oak:
// QAM
module QAM(clk, rst, en, Din, IFout);
input clk, rst, en;
input Din;
output reg signed [17:0] IFout;
wire [1:0] spc_out;
wire [1:0] sm_i;
wire [1:0] sm_q;
wire [1:0] lf_i;
wire [1:0] lf_q;
wire [1:0] usi_i;
wire [1:0] usi_q;
wire signed [17:0] srrc_i;
wire signed [17:0] srrc_q;
wire en0;
wire en1;
wire en2;
wire en3;
reg sm_ctrl;
reg [3:0] usi_ctrl;
reg [1:0] mix_cnt;
reg sync_i0, sync_i1, sync_q0, sync_q1;
reg ce2;
always @(posedge clk or posedge rst) begin
	if (rst) begin
	    ce2 <= 1'd0;
	end
	else begin
		ce2 <= ~ce2;
	end
end
assign en0 = en & ce2;
always @(posedge clk or posedge rst) begin
	if (rst) begin
	    sync_i0 <= 1'd0;
	    sync_q0 <= 1'd0; 
	end
	else begin
		sync_i0 <= sm_i[1];
		sync_q0 <= sm_q[1];
	end
end
always @(posedge clk or posedge rst) begin
	if (rst) begin
	    sync_i1 <= 1'd0;
	    sync_q1 <= 1'd0;
	end
	else begin
		sync_i1 <= sync_i0;
		sync_q1 <= sync_q0;
	end
end
always @(posedge clk or posedge rst) begin
	if (rst) begin
	    sm_ctrl <= 1'd0;
	end
	else if (ce2) begin
		sm_ctrl <= ~sm_ctrl;
	end
end
  ...
Size in the first run: ~1200 flip-flops, about 0.074 sq mm of cells after synthesis.
Settings: LEC_CHECK=0, ABC_AREA=1, CAP_MARGIN=5, CELL_PAD_IN_SITES_DETAIL_PLACEMENT=0, CORE_ASPECT_RATIO=0.9, CORE_MARGIN=2, CORE_UTILIZATION=72, CTS_CLUSTER_SIZE=15, MIN_ROUTING_LAYER=met1, PLACE_DENSITY=0.35, SETUP_SLACK_MARGIN=0.24, SLEW_MARGIN=20; clock period 0.998 ns.
run.sh (not shown) runs the stock make flow with config.mk's settings and CLKGATE_MAP_FILE=.
oak did not finish; the tool stopped in 4_1_cts with error DPL-0038.
--- input diff oak..pine ---
# oak
export LEC_CHECK = 0
export ABC_AREA = 1
export CAP_MARGIN = 5
export CELL_PAD_IN_SITES_DETAIL_PLACEMENT = 0
export CORE_ASPECT_RATIO = 0.9
export CORE_MARGIN = 2
export CORE_UTILIZATION = 72
export CTS_CLUSTER_SIZE = 15
export MIN_ROUTING_LAYER = met1
export PLACE_DENSITY = 0.35
export SETUP_SLACK_MARGIN = 0.24
export SLEW_MARGIN = 20
create_clock -name core_clock -period 0.998 [get_ports {clk}]
# pine
export LEC_CHECK = 0
export CAP_MARGIN = 5
export CELL_PAD_IN_SITES_DETAIL_PLACEMENT = 0
export CORE_ASPECT_RATIO = 0.89
export CORE_MARGIN = 2
export CORE_UTILIZATION = 65
export CTS_CLUSTER_DIAMETER = 338
export MIN_ROUTING_LAYER = met1
export SETUP_SLACK_MARGIN = -0.25
export SLEW_MARGIN = 20
create_clock -name core_clock -period 2.59 [get_ports {clk}]
### Flow results
Diff pine..oak | xor and xnor area share after synthesis | negligible
Looking at full die area, pine sits above oak.
The share of the yosys chip area belonging to registers of pine is higher than that of oak.
The flow ran to completion for all of oak and pine but oak, which stopped partway.
The final report for pine shows a completed flow and a layout that fails verification, specifically hold timing, capacitance limit, slew limit, setup timing.
In the summary table, oak is marked failed, with error DPL-0038 raised in 4_1_cts.
Looking at post-DP HPWL across both flows, pine is the stronger of the two, with oak trailing.
Number of standard cells after synthesis came out lower on pine than on oak.
Between oak and pine, the difference in number of register bits inferred by synthesis is negligible.
Changes observed in pine relative to oak: vertical extent of the die went up; horizontal die dimension went up; compound-cell area share of the yosys netlist went up.
Changes in birch relative to pine:
# pine
export LEC_CHECK = 0
export CAP_MARGIN = 5
export CELL_PAD_IN_SITES_DETAIL_PLACEMENT = 0
export CORE_ASPECT_RATIO = 0.89
export CORE_MARGIN = 2
export CORE_UTILIZATION = 65
export CTS_CLUSTER_DIAMETER = 338
export MIN_ROUTING_LAYER = met1
export SETUP_SLACK_MARGIN = -0.25
export SLEW_MARGIN = 20
create_clock -name core_clock -period 2.59 [get_ports {clk}]
# birch
export LEC_CHECK = 0
export CAP_MARGIN = 5
export CELL_PAD_IN_SITES_DETAIL_PLACEMENT = 0
export CORE_ASPECT_RATIO = 0.89
export CORE_MARGIN = 2
export CORE_UTILIZATION = 72
export CTS_CLUSTER_SIZE = 15
export MIN_ROUTING_LAYER = met1
export PLACE_DENSITY_LB_ADDON = 0.26
export SETUP_SLACK_MARGIN = 0.37
export SLEW_MARGIN = 20
create_clock -name core_clock -period 3.73 [get_ports {clk}]
## What came out
Min number of instances in the placed design across pine and birch: birch
What ended birch was a tool error in 5_1_grt; the run never finished.
pine: complete, dirty (hold timing, capacitance limit, slew limit, setup timing)
Summary of birch over pine: number of post-CTS setup repair buffers went down 38%, floorplan-stage core utilization went up 7.3 points.
--- input diff birch..maple ---
# birch
export LEC_CHECK = 0
export CAP_MARGIN = 5
export CELL_PAD_IN_SITES_DETAIL_PLACEMENT = 0
export CORE_ASPECT_RATIO = 0.89
export CORE_MARGIN = 2
export CORE_UTILIZATION = 72
export CTS_CLUSTER_SIZE = 15
export MIN_ROUTING_LAYER = met1
export PLACE_DENSITY_LB_ADDON = 0.26
export SETUP_SLACK_MARGIN = 0.37
export SLEW_MARGIN = 20
create_clock -name core_clock -period 3.73 [get_ports {clk}]
# maple
export LEC_CHECK = 0
export CAP_MARGIN = 20
export CORE_MARGIN = 2
export CORE_UTILIZATION = 72
export PLACE_DENSITY_LB_ADDON = 0.24
export SLEW_MARGIN = 20
create_clock -name core_clock -period 3.84 [get_ports {clk}]
- maple finished all stages; layout check result: FAIL, due to setup timing.
- Summed instance area of the synthesized netlist came out exactly the same in maple and birch.
- Changes observed in maple relative to birch: placer's final routability congestion estimate rose by 0.85%; instance count after placement with tap cells included down 136; overall die area held; synthesized cell count held steady; number of different library cells in the post-synthesis netlist essentially unchanged.
- As of maple, cell area after placement had fallen slightly compared to birch.
